Setup of job 2480:
// tt_um_control_top
module tt_um_control_top #(
  parameter ADDRW = 24,
  parameter OPCODEW = 2,
  parameter REQ_QDEPTH = 4,
  parameter COMP_QDEPTH = 4
  ) (
    input  wire       ena,       
    input  wire       clk,       
    input  wire       rst_n,     
    input  wire [7:0] ui_in, 
    output wire [7:0] uo_out, 
    input  wire [7:0] uio_in,     
    output wire [7:0] uio_out, 
    output wire [7:0] uio_oe      
);
  wire [7:0] in_bus = ui_in | uio_in;
  wire mosi = in_bus[0];
  wire spi_clk = in_bus[1];
  wire cs_n = in_bus[2];
  wire bus_ready = in_bus[3];
  wire [2:0] ack_in = in_bus[6:4];   
  wire miso;
  wire [7:0] data_bus_out;
  wire data_bus_valid;
  wire [7:0] out_bus;
  assign out_bus[0] = miso;
  assign out_bus[6:1] = data_bus_out[6:1];
  assign out_bus[7] = data_bus_valid;
  assign uio_out = out_bus;
  assign uo_out = out_bus;
  assign uio_oe = 8'b0 & {8{&{1'b0, ena, in_bus[7], data_bus_out[7], data_bus_out[0], 
                              valid, serializer_err, curr_mode_top, counter_top}}};
  localparam AES_INSTRW = 3*ADDRW + OPCODEW;
  localparam SHA_INSTRW = 2*ADDRW + OPCODEW;
  wire valid;
  wire [OPCODEW-1:0] opcode;
  wire [ADDRW-1:0] key_addr;
  wire [ADDRW-1:0] text_addr;
  wire [ADDRW-1:0] dest_addr;
  wire req_q_valid;
  deserializer #(.ADDRW(ADDRW), .OPCODEW(OPCODEW)) 
  deserializer_inst(.clk(clk), .rst_n(rst_n), .spi_clk(spi_clk), .mosi(mosi), .cs_n(cs_n), 
  ...
Settings: LEC_CHECK=0, ABC_AREA=1, CAP_MARGIN=20, CORE_MARGIN=2, CORE_UTILIZATION=72, CTS_CLUSTER_DIAMETER=396, CTS_CLUSTER_SIZE=14, HOLD_SLACK_MARGIN=0.3, PLACE_DENSITY_LB_ADDON=0.04, SETUP_SLACK_MARGIN=0.84, SLEW_MARGIN=20; clock period 3.33 ns.
run.sh (not shown) runs the stock make flow with config.mk's settings and CLKGATE_MAP_FILE=.
### job 2480 -> job 8183
Settings: removing CTS_CLUSTER_DIAMETER (formerly 396); removing ABC_AREA (formerly 1); removing SETUP_SLACK_MARGIN (formerly 0.84); removing PLACE_DENSITY_LB_ADDON (formerly 0.04); changing CORE_UTILIZATION from 72 to 8; removing CTS_CLUSTER_SIZE (formerly 14); removing HOLD_SLACK_MARGIN (formerly 0.3); changing the clock period (ns, I/O delays scaled along) from 3.33 to 14.7.
Looking at hold slack across job 2480 and job 8183, the one that comes out higher is job 2480.
Going from job 2480 to job 8183, measured slew at the worst slew-check pin grows by 0.14 ns.
Comparing job 2480 and job 8183, the lower multi-input gate area in the final layout is on job 8183.
met3 wirelength from detailed routing came out lower on job 8183 than on job 2480.
Net switching power was higher in the run labelled job 2480.
Delta (job 8183 minus job 2480): number of buffers outside the clock class in the layout fell 75, global-route track usage on met1 fell 47 points.
What job 7497 does differently from job 8183 at the input level:
Settings: PLACE_DENSITY_LB_ADDON: unset -> 0.14; CORE_UTILIZATION: 8 -> 58; ABC_AREA: unset -> 1; the clock period (ns, I/O delays scaled along): 14.7 -> 5.88.
==> comparison <==
Looking at portion of the clock cycle consumed by the worst path in the final layout across job 8183 and job 7497, the one that comes out higher is job 7497. Re sequential cell area: no difference whatsoever between job 8183 and job 7497. First-iteration DRC count in job 7497 vs job 8183: up 702. From job 8183 to job 7497, total negative slack did not move at all. Utilization of the core after routing is lower on job 8183. On critical path depth, the higher figure sits with job 7497, not job 8183. Re power: job 7497 is 190% up on job 8183. Compared with job 8183, in job 7497 number of global-route vias before repair now larger; via count went up by about 30%; combinational share of power went up by 5.0 points.
diff inputs: job 7497 => job 8993
Settings: ABC_AREA no longer set, was 1; CORE_UTILIZATION now 37, was 58; PLACE_DENSITY_LB_ADDON no longer set, was 0.14; the clock period (ns, I/O delays scaled along) now 5.86, was 5.88.
Results
No stage failed in job 8993, and the final checks on the layout all came back clean. Job 7497 was carried through to the last stage, and its layout satisfied the timing, DRC and antenna checks. On post-placement cell area: job 8993 sits below job 7497. Fraction of area in clock buffers and inverters: job 8993 vs job 7497 up 0.52 points. Global-route wire length before repair: lower on job 8993. When the final numbers for job 7497 and job 8993 were put side by side, the fraction of standard cell area in multi-input logic turned out to be greater in job 8993. Setup slack in job 8993 is larger than in job 7497.
Inputs modified between job 8993 and job 1608:
Settings: putting PLACE_DENSITY at 0.37 where nothing was set; swapping 37 for 71 in CORE_UTILIZATION; putting CORE_ASPECT_RATIO at 0.7 where nothing was set; swapping 5.86 for 9.82 in the clock period (ns, I/O delays scaled along).
### Flow results
- Delta (job 1608 minus job 8993): count of inverters not on the clock network in the layout comparable, setup slack now larger.
- For job 1608, the critical path endpoint was uo_out[5], unlike job 8993, where it was uio_out[1].
- Post-layout net count in job 1608 vs job 8993: down about 0.5%
- Job 8993 has higher row count than job 1608.
- Going from job 8993 to job 1608, hold slack now sits higher; final standard cell area without fillers dropped about 3%; via count moved up; routed wire length on met2 shows a reduction of about 5%.
- Compare job 1608 and job 8993 | sequential share of cell area lower: job 8993
- In job 1608, the starting density of the core came out 35 points above the value in job 8993.
- Across both runs, inserted tap cell count was lower for job 1608 than for job 8993.
The following lists how job 110 was set up differently from job 1608:
Settings: CORE_ASPECT_RATIO: 0.7 -> unset; PLACE_DENSITY: 0.37 -> unset; CORE_UTILIZATION: 71 -> 40; the clock period (ns, I/O delays scaled along): 9.82 -> 5.86.
### Flow results
- Compared with job 1608, in job 110 global routing met1 resource utilization moved down; share of power burned in combinational logic moved down; count of clock buffers in the final design moved up; total instance count after detailed placement moved up.
- Per the final summary, job 110 finished and its layout is clean on timing, DRC and antenna.

* * *

onyx:
Starting RTL as in the previous note.
Settings: LEC_CHECK=0, ABC_AREA=1, CAP_MARGIN=0, CORE_ASPECT_RATIO=0.99, CORE_MARGIN=2, CORE_UTILIZATION=72, CTS_CLUSTER_DIAMETER=360, CTS_CLUSTER_SIZE=15, HOLD_SLACK_MARGIN=-0.09, PLACE_DENSITY_LB_ADDON=0.03, SETUP_SLACK_MARGIN=0.77, SLEW_MARGIN=20; clock period 3.26 ns.
onyx completed; timing, DRC and antenna clean
## Diff of input files: indigo against onyx
- CTS_CLUSTER_DIAMETER no longer set, was 360
- SETUP_SLACK_MARGIN no longer set, was 0.77
- CORE_ASPECT_RATIO no longer set, was 0.99
- PLACE_DENSITY_LB_ADDON now 0.02, was 0.03
- HOLD_SLACK_MARGIN no longer set, was -0.09
- CAP_MARGIN now 20, was 0
- CTS_CLUSTER_SIZE no longer set, was 15
- the clock period (ns, I/O delays scaled along) now 5.48, was 3.26
Results
Changes observed in indigo relative to onyx: global-route usage -0.39 points; final routed wire length divided by cell count lost about 0.9%; standard cell area after detailed placement down 460 um^2. Looking at area of combinational cells with multiple inputs across indigo and onyx, the one that comes out higher is onyx. onyx has lower floorplan core density than indigo. Between indigo and onyx, the routed wire length is lower for indigo. Wire length of the first global-routing pass was lower in indigo than in onyx. Diff onyx -> indigo | detailed-routing wirelength on met1 | down by a few percent.
> inputs changed (indigo -> fjord)
- PLACE_DENSITY_LB_ADDON removed (was 0.02)
- CTS_CLUSTER_DIAMETER newly set to 225
- the clock period (ns, I/O delays scaled along) changed from 5.48 to 3.31
fjord ended with every stage complete and zero timing, DRC or antenna violations. Clock buffer count of fjord exceeds that of indigo by a few percent. Between indigo and fjord, the flow reports post-layout total power increasing by more than half. Met3 wirelength from detailed routing (fjord over indigo): decrease, 12%. Re final-layout non-clock buffer area share: fjord is 0.93 points up on indigo. Delta (fjord minus indigo): met2 layer wire length in the routed design went down, number of design rule violations left after detail routing did not really move, number of sequential cells in the layout did not really move, combinational share of power went up, clock slew at the register clock pins of the worst setup and hold paths did not really move. Cell leakage power (lower): indigo.

* * *

Setup of v28:
Starting RTL as in the previous note.
export LEC_CHECK = 0
export ABC_AREA = 1
export CAP_MARGIN = 20
export CORE_MARGIN = 2
export CORE_UTILIZATION = 72
export CTS_CLUSTER_DIAMETER = 203
export PLACE_DENSITY_LB_ADDON = 0.02
export SETUP_SLACK_MARGIN = -0.46
export SLEW_MARGIN = 20
create_clock -name core_clock -period 4.72 [get_ports {clk}]
v28 finished every step from synthesis to the final layout, and the layout passed the timing, DRC and antenna checks.
--- input diff v28..v29 ---
- clearing PLACE_DENSITY_LB_ADDON, which used to be 0.02
- clearing CTS_CLUSTER_DIAMETER, which used to be 203
- swapping -0.46 for 0.31 in SETUP_SLACK_MARGIN
- swapping 4.72 for 3.27 in the clock period (ns, I/O delays scaled along)
[summary]
v29 vs v28, instance count: v29 higher
The worst hold-check slack reported for v29 is greater than that of v28 by 0.11 ns.
Insertion delay to the later sink of the worst-skew pair essentially unchanged between v29 and v28.
Going from v28 to v29, met2 track demand over resource in global routing level; power drawn by the clock network moved up; slew at the pin closest to its max-slew limit moved down; sequential share of layout area moved down.
Of the two values seen for worst-path cell with the longest stage delay, sky130_fd_sc_hd__clkdlybuf4s50_1 was produced by v28 and sky130_fd_sc_hd__nor3_1 by v29.
Changes in v7 relative to v29:
- CORE_UTILIZATION now 40, was 72
- SETUP_SLACK_MARGIN no longer set, was 0.31
- ABC_AREA no longer set, was 1
- the clock period (ns, I/O delays scaled along) now 10.0, was 3.27
==> comparison <==
In summary, v29 completed successfully, with a layout that passed the timing, DRC and antenna checks.
v7 finished every step from synthesis to the final layout, and the layout passed the timing, DRC and antenna checks.
v7 and v29 ended up with nearly the same xor/xnor share of the synthesized area.
Area of all placed cells without fillers in v7 is about 4% below v29.
v7 vs v29: power down by more than half
Clock skew: v7 and v29 compared, higher one is v29
Total cells reported by yosys after synthesis for v7 is lower than for v29.
Compared with v29, v7 shows a higher delay of the slowest critical-path stage.
A launching element of the worst setup path of aes_fsm_inst.state[9]$_DFF_PN0_ is what v29 shows, while bus_arbiter_inst.curr_mode[1]$_DFF_PN0_ belongs to v7.
Edits applied to the flow inputs when going from v7 to v44:
- PLACE_DENSITY: unset -> 0.37
- CORE_UTILIZATION: 40 -> 71
- the clock period (ns, I/O delays scaled along): 10.0 -> 10.2
--- outcome ---
v44 ran to completion and came out clean on the timing, DRC and antenna checks. From v7 to v44 the numbers moved as follows: detailed placement HPWL down 1.5%, clock network power down about 6%, final total power down 280 µW. Against v7, floorplan core area in v44 fell by more than a quarter. Compared with v7, in v44 via count grew by about 2.1%, post-layout instance area shrank by about 1.8%, combinational-cell power consumption held steady. Per the comparison of v44 with v7, count of final max-slew check failures stayed essentially flat; die size fell by 40000 µm². Comparing v44 and v7, combinational cell fraction of total power is higher on v44.
> inputs changed (v44 -> v35)
- swapping 71 for 70 in CORE_UTILIZATION
- putting CTS_CLUSTER_SIZE at 23 where nothing was set
- clearing PLACE_DENSITY, which used to be 0.37
- swapping 10.2 for 3.26 in the clock period (ns, I/O delays scaled along)
[summary]
| total of hold buffers inserted after clock tree synthesis | v35 vs v44 | ≈ equal |
[compare] base=v44 new=v35: overall track demand over capacity in global routing went up, worst-case setup margin in the final layout decreased by 4.38 ns relative to the old numbers, actual transition at the worst max-transition pin lower, initial core utilization went down by 0.58 points.
Horizontal die dimension: lower on v44
Status: sequential cell count parity (v35, v44)
Compare v35 and v44 | final area higher: v35
Power is estimated from default activity; no workload was simulated.
